job 2833:
==> flow/design.v (excerpt) <==
module pit(
	input               clk,
	input               rst_n,
	output              irq,
	input       [2:0]   io_address,
	input               io_read,
	output reg  [7:0]   io_readdata,
	input               io_write,
	input       [7:0]   io_writedata,
	output              speaker_out,
	input      [27:0]   clock_rate
);
reg [27:0] clk_rate;
always @(posedge clk) clk_rate <= clock_rate;
reg ce_system_counter;
reg [27:0] sum;
always @(posedge clk) begin : system_counter
	reg [27:0] sum_next;
	sum_next = sum + 28'd2386362;  
	ce_system_counter <= 1'b0;
	if(rst_n == 1'b0) sum <= 28'd0;
	else if(sum_next >= clk_rate) begin
		sum <= sum_next - clk_rate;
		ce_system_counter <= 1'b1;
	end
	else sum <= sum_next;
end
reg system_clock;
always @(posedge clk) begin
    if(rst_n == 1'b0)           system_clock <= 1'b0;
    else if(ce_system_counter)  system_clock <= ~system_clock;
end
always @(posedge clk) if(io_read) io_readdata <=
    (io_read && io_address == 0) ? counter_0_readdata :
  ...
Settings: LEC_CHECK=0, ABC_AREA=1, CAP_MARGIN=15, CELL_PAD_IN_SITES_DETAIL_PLACEMENT=1, CORE_ASPECT_RATIO=0.63, CORE_MARGIN=5, CORE_UTILIZATION=64, CTS_CLUSTER_DIAMETER=359, GPL_ROUTABILITY_DRIVEN=0, HOLD_SLACK_MARGIN=0.19, MIN_ROUTING_LAYER=met1, PLACE_DENSITY_LB_ADDON=0.29, SETUP_SLACK_MARGIN=2.04, SLEW_MARGIN=5; clock period 6.96 ns.
run.sh (not shown) runs the stock make flow with config.mk's settings and CLKGATE_MAP_FILE=.
Flow for job 2833 halted at detailed placement, error code DPL-0033.
Here is what was changed in the inputs of job 611 compared with job 2833.
- ABC_AREA: 1 -> unset
- CORE_UTILIZATION: 64 -> 51
- MIN_ROUTING_LAYER: met1 -> unset
- HOLD_SLACK_MARGIN: 0.19 -> unset
- PLACE_DENSITY_LB_ADDON: 0.29 -> unset
- SLEW_MARGIN: 5 -> 20
- CORE_ASPECT_RATIO: 0.63 -> unset
- GPL_ROUTABILITY_DRIVEN: 0 -> unset
- CTS_CLUSTER_DIAMETER: 359 -> unset
- CELL_PAD_IN_SITES_DETAIL_PLACEMENT: 1 -> unset
- CORE_MARGIN: 5 -> 2
- SETUP_SLACK_MARGIN: 2.04 -> unset
- CAP_MARGIN: 15 -> 20
- the clock period (ns, I/O delays scaled along): 6.96 -> 6.05
### Flow results
Comparing job 611 against job 2833, there is no change at all in number of flip-flops and latches in the synthesized netlist. Between job 2833 and job 611, number of distinct library cells after synthesis increased. On share of synthesized cell area in and-or and or-and compound cells, the higher figure sits with job 611, not job 2833. Job 611 was carried through to the last stage, and its layout satisfied the timing, design-rule and antenna checks. Compared to job 2833, job 611 has fraction of the mapped netlist area in simple logic gates 5.0 points lower. Taking job 2833 as the reference, in job 611 synthesized cell count went down 332; core area went up about 24%; mux share of post-synthesis cell area went up 8.4 points; average cell area after synthesis went up 1.0 um^2. Comparing job 2833 and job 611, the lower area after synthesis was measured on job 611.

* * *

run A:
pit again, from the RTL that the note above started with.
Settings: LEC_CHECK=0, ABC_AREA=1, CAP_MARGIN=0, CORE_MARGIN=2, CORE_UTILIZATION=72, CTS_CLUSTER_DIAMETER=119, PLACE_DENSITY=0.66, SETUP_SLACK_MARGIN=-0.46, SLEW_MARGIN=20; clock period 5.58 ns.
Inputs modified between run A and run B:
- removing CTS_CLUSTER_DIAMETER (formerly 119)
- removing SETUP_SLACK_MARGIN (formerly -0.46)
- removing ABC_AREA (formerly 1)
- changing CAP_MARGIN from 0 to 20
- changing PLACE_DENSITY from 0.66 to 0.67
- changing the clock period (ns, I/O delays scaled along) from 5.58 to 9.45
Summary: worst hold margin, run B better than run A
Relative to run A, detailed-route wire length on metal 1 has decreased by 7.0% in run B.
Run B against run A: number of gates on the worst path with buffers counted now sits lower, required time of the critical path went up 3.92 ns, non-clock buffer total of the final layout shows an increase of 11, fraction of the core area occupied by cells at floorplan saw an increase, count of buffer and inverter cells on the critical path down 1.
Core utilization ended up 0.54 points higher on run B than on run A.
diff inputs: run B => run C
- changing CAP_MARGIN from 20 to 15
- setting SETUP_SLACK_MARGIN to -0.61 for the first time
- changing the clock period (ns, I/O delays scaled along) from 9.45 to 7.88
## What came out
Diff run B -> run C: worst supply voltage drop on vdd increased about 30%, total via count in the routed design decreased 0.75%, total length of routed met3 wires increased about 8%, number of top-level design ports essentially unchanged.
Switching power as a share of total power delta (run C -> run B): insignificant
The sum of internal, switching and leakage power number comes out higher for run C vs run B.
Going from run B to run C, total routed wirelength flat, weighted congestion at the end of routability-driven global placement down 0.015.
On post-route clock period utilization, the higher figure sits with run C, not run B.
Core utilization: run C vs run B — no meaningful difference
In the tables for run B and run C, clock group share of total power reads lower with run B.
For run D, these inputs were changed with respect to run C:
- an added ABC_AREA of 1
- a change of CAP_MARGIN from 15 to 20
- a deleted SETUP_SLACK_MARGIN that had been -0.61
- a change of PLACE_DENSITY from 0.67 to 0.4
- a change of the clock period (ns, I/O delays scaled along) from 7.88 to 3.62
[summary]
Diff run C -> run D: distinct cell type count of the synthesized netlist decreased by 20 relative to the old numbers, mean post-synth cell area shows a reduction of 13%, final period utilization shows an increase of 38 points.
Run C -> run D: peak clock frequency supported by timing increased by more than a quarter
There was hardly any difference in sequential cell area between run C and run D.
Run C → run D: shortest period the worst path allows has decreased, number of optimization iterations in the first detailed-route pass has increased, routing usage on met2 has increased, global router's overall resource usage has increased.
Completing all stages was not enough for run D: its layout failed the final checks because of setup timing.
For run E, these inputs were changed with respect to run D:
- putting SETUP_SLACK_MARGIN at 1.11 where nothing was set
- clearing PLACE_DENSITY, which used to be 0.4
- putting CTS_CLUSTER_DIAMETER at 32 where nothing was set
- clearing ABC_AREA, which used to be 1
- swapping 3.62 for 4.52 in the clock period (ns, I/O delays scaled along)
--- outcome ---
Run E went all the way through synthesis, placement and routing and the layout is clean on timing, DRC and antenna. Run E — post-synthesis to final-layout area growth 7.9 points higher, run D as reference. Placeable core region on run E is down relative to run D. Higher chip area among run E and run D: run D. Chip area estimate from yosys synthesis: run E vs run D down 74 um^2. On cell count after synthesis, the lower figure sits with run E, not run D. Between run E and run D, it is run E whose portion of the post-synthesis area used by sequential elements is higher, by 0.15 points. The time the worst path needs with I/O delays and setup of run E is higher than that of run D. The run showing the greater power in combinational cells is run E.

* * *

== v19 ==
Starting RTL as in the previous note.
clock: 3.78 ns
lec_check: 0
abc_area: 1
cap_margin: 20
core_aspect_ratio: 0.84
core_margin: 2
core_utilization: 72
cts_cluster_diameter: 386
cts_cluster_size: 15
place_density_lb_addon: 0.3
setup_slack_margin: 0.52
slew_margin: 20
v19: flow completed, timing, DRC and antenna clean
Setup changes, v19 to v56
Settings: removing CTS_CLUSTER_SIZE (formerly 15); removing CTS_CLUSTER_DIAMETER (formerly 386); removing ABC_AREA (formerly 1); removing CORE_ASPECT_RATIO (formerly 0.84); removing SETUP_SLACK_MARGIN (formerly 0.52); removing PLACE_DENSITY_LB_ADDON (formerly 0.3); changing CORE_UTILIZATION from 72 to 65; changing the clock period (ns, I/O delays scaled along) from 3.78 to 5.12.
==> comparison <==
For first-pass GRT wire length, dividing the value from v56 by the value from v19 gives 0.922. Taking v19 as the reference, in v56 number of non-filler instances in the completed layout now sits lower; average footprint of a synthesized cell now sits higher; final critical path time including I/O delays and setup now sits higher; power now sits lower. On count of buffers added by post-CTS timing repair for setup: between v19 and v56, it ends up higher for v19. Looking at slew at the pin with the worst max-slew slack across v19 and v56, the one that comes out lower is v19. Changes observed in v56 relative to v19: met1 track demand over resource down 7.4 points, die size up 10%, critical path depth down 4, routed length per placed instance up about 3%. Across v19 and v56, the outcome is the same: a clean finish for every run.
Inputs modified between v56 and v30:
Settings: CORE_UTILIZATION changed from 65 to 70; CTS_CLUSTER_SIZE newly set to 14; the clock period (ns, I/O delays scaled along) changed from 5.12 to 3.51.
==> results <==
- The flow completed for v30, but it is not clean: the layout still shows setup timing.
- Final critical path time including I/O delays and setup: v30 better than v56
- Comparing v56 and v30, the lower register share of the cell area is on v30.
- Higher proportion of power drawn by combinational gates goes to v30 over v56.
- Relative to v56, maximum cell stage delay along the critical path has decreased by 0.23 ns in v30.
- v30 against v56: placed wire-length estimate after detailed placement climbed about 6%; met3 routed wirelength rose 31%; clock tree buffer count of the final layout lost 5.9%; die size -7.0%.
- | part of the cycle the worst path needs | higher: v30 |
- The tap cell count reported for v30 is smaller than that of v56 by 11.
- v30 vs v56 — detailed-route wire length climbed by more than 10%
Modified inputs, v3 compared to v30
Settings: CTS_CLUSTER_SIZE removed (was 14); CORE_UTILIZATION changed from 70 to 18; the clock period (ns, I/O delays scaled along) changed from 3.51 to 11.3.
Findings:
Both conditions hold for v3: the flow ran to the end and the final layout passed the timing, design-rule and antenna checks. Area growth from synthesis to layout: lower on v3. Against v30, v3 comes in 1.5 points lower on fraction of area in multi-input gates. Of v3 and v30, the higher number of buffers other than clock buffers in the final layout belongs to v30. Changes observed in v3 relative to v30: worst hold-check slack was more or less identical; area after detailed placement went up by 1.3%.
Here is what was changed in the inputs of v55 compared with v3.
Settings: TNS_END_PERCENT now 5, previously not set; CORE_UTILIZATION now 40, was 18; MIN_ROUTING_LAYER now met2, previously not set; the clock period (ns, I/O delays scaled along) now 10.0, was 11.3.
--- outcome ---
- Re final area: v55 is 4.3% down on v3.
- Minimum clock period after layout for v55 is higher than for v3.
- Relative to v3, core utilization has gone up in v55.
- v55 vs. v3: worst slack after detailed placement went down by 1.33 ns.
- v3 has a higher count of fill cells added during filler insertion than v55.
- v55: final clock period utilization by the worst path higher than v3
- Of the two values seen for most congested layer reported by global routing, met3 was produced by v55 and met2 by v3.
- Total power (v55 vs. v3) increases by more than 10%
- Die size: v55 is under v3
- The higher final setup slack of the worst path of v3 and v55 is in v3.
- When v55 is set beside v3, its power share of the clock group turns out to be 1.1 points smaller.
- The total negative slack for setup checks of v55 and that of v3 are within noise of each other.
Setup changes, v55 to v37
Settings: CORE_UTILIZATION: 40 -> 41; MIN_ROUTING_LAYER: met2 -> unset; TNS_END_PERCENT: 5 -> unset; the clock period (ns, I/O delays scaled along): 10.0 -> 5.47.
Results
- As far as adder and majority cell fraction of the synthesized area goes, v37 and v55 are indistinguishable; the numbers are identical.
- Met3 routed wirelength, v37 vs v55: down by more than half
- Relative to v55, number of diodes decreased by 3 in v37.
- Comparing v37 against v55, there is no change at all in non-clock inverter count in the final layout.
- Between v55 and v37, the flow reports total number of tap cells decreasing by a little under 10%.
- Final area: v37 vs v55, no meaningful difference
- Per the comparison of v37 with v55, data required time of the worst path moved down, post-synthesis mux area share level.
- Compared with v55, v37 shows timing-limited maximum frequency that has gone up by more than 10%.
No activity file was given, so power comes from the tool's default toggle rates.
